// adpll_ctr
module adpll_ctr
   (
    input                     rst,
    input                     clk,
    input                     valid,
    input [5-1:0] address,
    input [26-1:0] wdata,
    input                     wstrb,
    output [1:0]              rdata,
    output reg                ready,
    input                     data_mod,  
    output                    dco_pd,
    output reg [1:0]          dco_osc_gain,
    output [4:0]              dco_c_l_rall,
    output [4:0]              dco_c_l_row,
    output [4:0]              dco_c_l_col,
    output [15:0]             dco_c_m_rall,
    output [15:0]             dco_c_m_row,
    output [15:0]             dco_c_m_col,
    output [15:0]             dco_c_s_rall,
    output [15:0]             dco_c_s_row,
    output [15:0]             dco_c_s_col,
    output                    tdc_pd,
    output                    tdc_pd_inj,
    output reg [2:0]          tdc_ctr_freq,
    input [6:0]               tdc_ripple_count,
    input [15:0]              tdc_phase
    );
Size: about 6300 cells after synthesis, roughly 480 flip-flops, about 180 I/O pins.
export LEC_CHECK = 0
export ABC_AREA = 1
export CAP_MARGIN = 20
export CELL_PAD_IN_SITES_GLOBAL_PLACEMENT = 3
export CORE_MARGIN = 8
export CORE_UTILIZATION = 41
export MAX_ROUTING_LAYER = met4
export PLACE_DENSITY = 0.54
export SLEW_MARGIN = 20
export TNS_END_PERCENT = 40
create_clock -name core_clock -period 40.0 [get_ports {clk}]
run.sh (not shown) runs the stock make flow with config.mk's settings and CLKGATE_MAP_FILE=.
Change:
- ABC_AREA: 1 -> default
- CELL_PAD_IN_SITES_GLOBAL_PLACEMENT: 3 -> default
- CORE_MARGIN: 8 -> 2
- CORE_UTILIZATION: 41 -> 68
- PLACE_DENSITY: 0.54 -> 0.6
- SETUP_SLACK_MARGIN: default -> 5.0
- TNS_END_PERCENT: 40 -> default
Area after synthesis went up by 7.6%; core utilization went up by 37 points; global-route usage went up by 22 points; worst hold slack improved by 0.0070 ns; clock-buffer cell count went down by 1; sequential share of layout area went down by 3.6 points; wire length went up by 18%; non-clock buffer count went up by 342; clock skew went up by 0.013 ns.
Change:
- CORE_UTILIZATION: 68 -> 35
- MAX_ROUTING_LAYER: met4 -> default
- SETUP_SLACK_MARGIN: 5.0 -> default
- clock period: 40.0 -> 39.3 ns (I/O delays scaled with it)
=> Clock skew went down by 0.0092 ns. Worst setup slack got worse by 1.8 ns. First-iteration DRC count went down by 50%. Die area grows by 93%. Worst hold slack degrades by 0.086 ns. Global-route usage decreases by 26 points.
Change:
- CORE_UTILIZATION: 35 -> 58
- PLACE_DENSITY: 0.6 -> default
- clock period: 39.3 -> 21.8 ns (I/O delays scaled with it)
Result: The changed run died in global routing on ODB-0269. Die area goes down by 39%. Synthesized area stays the same. Synthesized cell count is unchanged.

* * *

== violet ==
Starting RTL as in the previous note.
Design adpll_ctr, start of the top module:
module adpll_ctr
   (
    input                     rst,
    input                     clk,
    input                     valid,
    input [5-1:0] address,
    input [26-1:0] wdata,
    input                     wstrb,
    output [1:0]              rdata,
    output reg                ready,
    input                     data_mod,  
    output                    dco_pd,
    output reg [1:0]          dco_osc_gain,
    output [4:0]              dco_c_l_rall,
    output [4:0]              dco_c_l_row,
    output [4:0]              dco_c_l_col,
    output [15:0]             dco_c_m_rall,
    output [15:0]             dco_c_m_row,
    output [15:0]             dco_c_m_col,
    output [15:0]             dco_c_s_rall,
    output [15:0]             dco_c_s_row,
    output [15:0]             dco_c_s_col,
    output                    tdc_pd,
    output                    tdc_pd_inj,
    output reg [2:0]          tdc_ctr_freq,
    input [6:0]               tdc_ripple_count,
    input [15:0]              tdc_phase
    );
export LEC_CHECK = 0
export ABC_AREA = 1
export CAP_MARGIN = 20
export CORE_MARGIN = 2
export CORE_UTILIZATION = 72
export CTS_CLUSTER_DIAMETER = 374
export CTS_CLUSTER_SIZE = 97
export PLACE_DENSITY = 0.43
export SLEW_MARGIN = 20
export TNS_END_PERCENT = 10
create_clock -name core_clock -period 24.1 [get_ports {clk}]
violet: it failed with a tool error in 5_1_grt, so there are no final results.
Edits applied to the flow inputs when going from violet to raven:
- CTS_CLUSTER_DIAMETER: 374 -> unset
- ABC_AREA: 1 -> unset
- CORE_UTILIZATION: 72 -> 65
- CTS_CLUSTER_SIZE: 97 -> unset
- TNS_END_PERCENT: 10 -> 5
- PLACE_DENSITY: 0.43 -> unset
- MAX_ROUTING_LAYER: unset -> met4
- the clock period (ns, I/O delays scaled along): 24.1 -> 32.3
Findings:
Delta (raven minus violet): adder-cell share of the synthesized area shrank by 0.75 points, share of synthesized area occupied by flip-flops and latches shrank by 2.0 points, number of cells in Yosys stat shrank by about 10%, combined area of all synthesized cells grew by 7.6%, area of the placeable core grew by 11,000 um^2. Run comparison: violet largest family of logic cells by area simple AND/OR/NAND/NOR gates; raven largest family of logic cells by area AND-OR/OR-AND gates. Summary: with violet as the reference, floorplan die area in raven moved up by more than 10%. From the logs: raven reached the end of the flow and failed the layout checks with setup timing. violet | ERROR | 5_1_grt.
### raven -> juniper
- CORE_UTILIZATION now 68, was 65
- TNS_END_PERCENT now 80, was 5
--- outcome ---
juniper terminated abnormally: 5_1_grt reported GRT-0232.
Comparing raven against juniper, there is no change at all in number of enable-type register cells in the synthesized netlist.
Summary of juniper over raven: number of gates resized after CTS saw an increase; area of the mapped netlist saw little to no change; die outline height saw a decrease.
Sort raven and juniper by number of buffers created by CTS desc -> top: raven
Against raven, die size in juniper came out better.
On number of core rows: between raven and juniper, it ends up higher for raven.
When juniper is set beside raven, its detailed placement HPWL turns out to be about 4% larger.
From juniper to raven, post-synthesis compound-gate area fraction did not move at all.
Input-level comparison between pepper and juniper:
- CORE_UTILIZATION: 68 -> 65
- PLACE_DENSITY: unset -> 0.6
- TNS_END_PERCENT: 80 -> unset
- the clock period (ns, I/O delays scaled along): 32.3 -> 25.0
Findings:
The placed wire-length estimate after detailed placement of pepper exceeds that of juniper by about 2.6%. Summary: with juniper as the reference, total of cells resized after clock tree synthesis in pepper moved up by more than half. What ended pepper was a tool error in 5_1_grt; the run never finished. There was hardly any difference in synthesized cell count between pepper and juniper. Looking only at starting density of the core, and setting everything else aside, the lower value of juniper and pepper goes to pepper.
The following lists how zinc was set up differently from pepper:
- changing CORE_UTILIZATION from 65 to 58
- removing MAX_ROUTING_LAYER (formerly met4)
- removing PLACE_DENSITY (formerly 0.6)
- changing the clock period (ns, I/O delays scaled along) from 25.0 to 32.3
### Flow results
zinc against pepper: number of enable flip-flop cells saw little to no change, setup fix buffers added after clock tree synthesis has decreased. Of pepper and zinc, not a single run came through the flow clean. Status: pepper FAILED at 5_1_grt (tool error). Diff pepper -> zinc: number of instances resized during post-cts repair has decreased; number of cell rows went up 6; number of buffers added by the clock tree synthesis step climbed 1. Placement-stage worst setup slack delta (zinc − pepper): favourable. For number of port buffers, zinc and pepper come out practically identical. Cmp pepper and zinc / placed instance count / lower: zinc. Side by side, die size turned out higher in zinc than in pepper.
diff inputs: zinc => willow
- setting PLACE_DENSITY to 0.6 for the first time
- changing CORE_UTILIZATION from 58 to 40
- changing the clock period (ns, I/O delays scaled along) from 32.3 to 40.0
--- outcome ---
Both conditions hold for willow: the flow ran to the end and the final layout passed the timing, design-rule and antenna checks. [willow vs zinc] setup slack on the worst flop-to-flop path: higher in willow. Summary — aggregate routed wire length, willow relative to zinc: lower, by about 7%. Global routing usage on met3, zinc and willow, higher one = zinc. zinc → willow: wire length of the first global-routing pass lost 15,000 um, proportion of cell area occupied by registers picked up an extra 3.2 points, final worst slack picked up an extra 1.36 ns.
